==> flow/design.v (excerpt) <==
module bolt_exec(
    input logic clk,
    input logic rst,  
    input logic [31:0] instr,  
    input logic [31:0] rs1,  
    input logic [31:0] rs2,  
    input logic [31:0] pc,  
    output logic [31:0] result,  
    output logic [31:0] next_pc,  
    output logic branch,  
    output logic reg_wr,  
    output logic mem_wr,  
    output logic mem_rd  
);
==> flow/config.mk <==
export PLATFORM = sky130hd
export DESIGN_NAME = bolt_exec
export DESIGN_NICKNAME = bolt_exec
export VERILOG_FILES = /design/flow/design.v
export SDC_FILE = /design/flow/constraint.sdc
export NUM_CORES = 4
export LEC_CHECK = 0
export CAP_MARGIN = 20
export CORE_ASPECT_RATIO = 0.5
export CORE_MARGIN = 9
export CORE_UTILIZATION = 28
export PLACE_DENSITY = 0.42
export SETUP_SLACK_MARGIN = 0.5
export SLEW_MARGIN = 20
==> flow/constraint.sdc <==
create_clock -name core_clock -period 6.5 [get_ports {clk}]
set_input_delay 1.3000 -clock core_clock [delete_from_list [all_inputs] [get_ports {clk}]]
set_output_delay 1.3000 -clock core_clock [all_outputs]
set_load 0.01 [all_outputs]
run.sh (not shown) runs the stock make flow with config.mk's settings and CLKGATE_MAP_FILE=.
Rerun with:
CORE_ASPECT_RATIO = unset   (was 0.5)
CORE_MARGIN = 2   (was 9)
CORE_UTILIZATION = 52   (was 28)
PLACE_DENSITY = unset   (was 0.42)
clock period = 6.72 ns   (was 6.5 ns; I/O delays follow)
The new run died in global routing (GRT-0116).
Die size fell by about 50%.
Synthesized area stays the same.
Synthesized cell count stays the same.
Rerun with:
CORE_UTILIZATION = 40   (was 52)
SETUP_SLACK_MARGIN = -0.46   (was 0.5)
clock period = 4.5 ns   (was 6.72 ns; I/O delays follow)
With this change the flow reached the layout checks and failed them: negative setup slack; synthesized cell count does not change; area after synthesis stays the same; die size rose by 29%.
Rerun with:
SETUP_SLACK_MARGIN = 0.5   (was -0.46)
clock period = 6.72 ns   (was 4.5 ns; I/O delays follow)
The changed run finished clean.
Combinational power decreases by well over a third.
Via count came out lower by roughly a tenth.
Setup slack is better by 0.91 ns.
Power drops by well over a third.
Wire length drops by a few percent.
Clock skew is unchanged.
Worst hold slack improves by 0.021 ns.
Final cell count falls by about a fifth.
Rerun with:
CORE_UTILIZATION = 28   (was 40)
clock period = 6.11 ns   (was 6.72 ns; I/O delays follow)
The new run ran to the end with no violations.
Routed wire length is higher by 4.7%.
Sequential power came out higher by 11%.
Clock skew does not change.
Register-to-register slack got worse by 0.70 ns.
Setup slack improved by 0.21 ns.
Via count stays flat.
First-iteration DRC count shrinks by 16%.
Worst hold slack got worse by 0.016 ns.
Die area rises by 42%.
Total power goes up by 19%.
Core utilization is lower by 11 points.
Rerun with:
CORE_UTILIZATION = 27   (was 28)
Outcome: Critical path depth is higher by 6; via count goes up by 0.84%; clock power drops by 17%; wire length goes up by 11%.

== v52 ==
bolt_exec again, from the RTL that the note above started with.
Design bolt_exec, start of the top module:
module bolt_exec(
    input logic clk,
    input logic rst,  
    input logic [31:0] instr,  
    input logic [31:0] rs1,  
    input logic [31:0] rs2,  
    input logic [31:0] pc,  
    output logic [31:0] result,  
    output logic [31:0] next_pc,  
    output logic branch,  
    output logic reg_wr,  
    output logic mem_wr,  
    output logic mem_rd  
);
Settings: LEC_CHECK=0, CAP_MARGIN=20, CORE_MARGIN=2, CORE_UTILIZATION=72, CTS_CLUSTER_DIAMETER=387, CTS_CLUSTER_SIZE=91, PLACE_DENSITY=0.37, SETUP_SLACK_MARGIN=0.5, SLEW_MARGIN=20, TNS_END_PERCENT=5; clock period 2.8 ns.
v52: DPL-0038 in detailed placement -> run aborted
Edits applied to the flow inputs when going from v52 to v55:
diff --git a/flow/config.mk b/flow/config.mk
--- a/flow/config.mk
+++ b/flow/config.mk
@@ -6,5 +6,7 @@
 export NUM_CORES = 4
 export LEC_CHECK = 0
+export ABC_AREA = 1
 export CAP_MARGIN = 20
+export CORE_ASPECT_RATIO = 0.5
 export CORE_MARGIN = 2
 export CORE_UTILIZATION = 72
What ended v55 was a tool error in detailed placement; the run never finished. [compare] base=v52 new=v55: number of rows created at floorplan went down by 21; total die size went down by about 3%; global placer's final weighted congestion went down by 6.3%; area of the mapped netlist went down by 880 µm².
Input changes introduced in v16 (baseline for comparison: v55):
==> flow/config.mk <==
export PLATFORM = sky130hd
export DESIGN_NAME = bolt_exec
export DESIGN_NICKNAME = bolt_exec
export VERILOG_FILES = /design/flow/design.v
export SDC_FILE = /design/flow/constraint.sdc
export NUM_CORES = 4
export LEC_CHECK = 0
export CAP_MARGIN = 20
export CORE_MARGIN = 2
export CORE_UTILIZATION = 28
export CTS_CLUSTER_DIAMETER = 224
export CTS_CLUSTER_SIZE = 52
export SETUP_SLACK_MARGIN = 0.5
export SLEW_MARGIN = 20
export TNS_END_PERCENT = 5
==> flow/constraint.sdc <==
create_clock -name core_clock -period 6.5 [get_ports {clk}]
set_input_delay 1.3000 -clock core_clock [delete_from_list [all_inputs] [get_ports {clk}]]
set_output_delay 1.3000 -clock core_clock [all_outputs]
set_load 0.01 [all_outputs]
--- outcome ---
No stage failed in v16, and the final checks on the layout all came back clean. Area share of and-or/or-and cells after synthesis was higher in v16 than in v55. Summary of v16 over v55: mapped cell area +about 3.6%, post-synth net total -843, area of the die +about 160%, cell count listed in synth_stat.txt -843. Taking v55 as the reference, in v16 chip area line of the yosys report rose about 3.6%; width of the die rose 40 µm; global placer's final weighted congestion fell 0.44.
What v10 does differently from v16 at the input level:
==> flow/config.mk <==
export PLATFORM = sky130hd
export DESIGN_NAME = bolt_exec
export DESIGN_NICKNAME = bolt_exec
export VERILOG_FILES = /design/flow/design.v
export SDC_FILE = /design/flow/constraint.sdc
export NUM_CORES = 4
export LEC_CHECK = 0
export ABC_AREA = 1
export CAP_MARGIN = 5
export CORE_ASPECT_RATIO = 0.5
export CORE_MARGIN = 9
export CORE_UTILIZATION = 50
export CTS_CLUSTER_SIZE = 74
export GPL_TIMING_DRIVEN = 0
export MAX_ROUTING_LAYER = met5
export SLEW_MARGIN = 20
export TNS_END_PERCENT = 100
Results
Ran to the end and failed final checks on negative setup slack: v10. Between v10 and v16, the worst hold slack across all endpoints is lower for v10. Sort v10 and v16 by post-route fraction of the period consumed by the critical path asc -> top: v16. Cell area: v10 lower than v16. v10 against v16; wire length on met3 is down by a few percent. Destination of the critical timing path = u_ifu.pc[16]: v16; destination of the critical timing path = u_alu.result[1]: v10. Going from v16 to v10, minimum clock period shows an increase of 0.77 ns, number of nets in the layout went up 338.
Changes in v15 relative to v10:
==> flow/config.mk <==
export PLATFORM = sky130hd
export DESIGN_NAME = bolt_exec
export DESIGN_NICKNAME = bolt_exec
export VERILOG_FILES = /design/flow/design.v
export SDC_FILE = /design/flow/constraint.sdc
export NUM_CORES = 4
export LEC_CHECK = 0
export CAP_MARGIN = 20
export CORE_MARGIN = 2
export CORE_UTILIZATION = 50
export SETUP_SLACK_MARGIN = 0.5
export SLEW_MARGIN = 20
==> flow/constraint.sdc <==
create_clock -name core_clock -period 5.64 [get_ports {clk}]
set_input_delay 1.1280 -clock core_clock [delete_from_list [all_inputs] [get_ports {clk}]]
set_output_delay 1.1280 -clock core_clock [all_outputs]
set_load 0.01 [all_outputs]
[summary]
Status v10: flow complete, layout not clean - negative setup slack
v15 never completed; the flow aborted with a tool error in global routing.
v15 — area reported by Yosys stat about 3.6% higher, v10 as reference
On simple-gate area share of the yosys netlist, the higher figure sits with v10, not v15.
Looking at synthesized instance count, v15 sits below v10.

## cedar
bolt_exec again, from the RTL that the note above started with.
Settings: LEC_CHECK=0, ABC_AREA=1, CAP_MARGIN=40, CELL_PAD_IN_SITES_GLOBAL_PLACEMENT=2, CORE_MARGIN=8, CORE_UTILIZATION=60, CTS_CLUSTER_DIAMETER=185, CTS_CLUSTER_SIZE=22, GPL_TIMING_DRIVEN=0, MIN_ROUTING_LAYER=met2, SETUP_SLACK_MARGIN=0.5, SLEW_MARGIN=20, TNS_END_PERCENT=60; clock period 6.54 ns.
Status: cedar FAILED at global placement without I/O (tool error)
The following lists how juniper was set up differently from cedar:
==> flow/config.mk <==
export PLATFORM = sky130hd
export DESIGN_NAME = bolt_exec
export DESIGN_NICKNAME = bolt_exec
export VERILOG_FILES = /design/flow/design.v
export SDC_FILE = /design/flow/constraint.sdc
export NUM_CORES = 4
export LEC_CHECK = 0
export CAP_MARGIN = 20
export CORE_MARGIN = 2
export CORE_UTILIZATION = 28
export SETUP_SLACK_MARGIN = 0.5
export SLEW_MARGIN = 20
==> flow/constraint.sdc <==
create_clock -name core_clock -period 6.5 [get_ports {clk}]
set_input_delay 1.3000 -clock core_clock [delete_from_list [all_inputs] [get_ports {clk}]]
set_output_delay 1.3000 -clock core_clock [all_outputs]
set_load 0.01 [all_outputs]
--- outcome ---
- juniper did not stop at any stage, and its layout met the timing, design-rule and antenna checks.
- The chip width of juniper is higher than that of cedar.
- From cedar to juniper the numbers moved as follows: die size increased 0.045 mm², area of the synthesized netlist per yosys stat increased 880 µm², distinct cell type count of the synthesized netlist increased about 120%, die extent in y increased 87 µm, summed instance area of the synthesized netlist increased 880 µm².
[inputs] ember vs juniper
-- flow/config.mk --
<<< juniper, line 9
export CORE_MARGIN = 2
export CORE_UTILIZATION = 28
export SETUP_SLACK_MARGIN = 0.5
export SLEW_MARGIN = 20
>>> ember, line 9
export CORE_MARGIN = 2
export CORE_UTILIZATION = 40
export SETUP_SLACK_MARGIN = 1.03
export SLEW_MARGIN = 20
export TNS_END_PERCENT = 5
==> results <==
ember: done, clean on timing, DRC and antenna. On ember: required time of the worst setup path is 0.06 ns lower than what juniper gave. Comparing ratio of total power to cell area for ember and juniper, the bigger number came from ember. Between juniper and ember, the final hold slack does not differ in any meaningful way. In the flow results for ember and juniper, the area growth from synthesis to final layout is larger on juniper. juniper → ember: data arrival time at the worst-slack endpoint shows a reduction of 0.39 ns, fmax rose 5.9%, post-synthesis chip area from yosys shows no meaningful change.
Power is estimated from default activity; no workload was simulated.
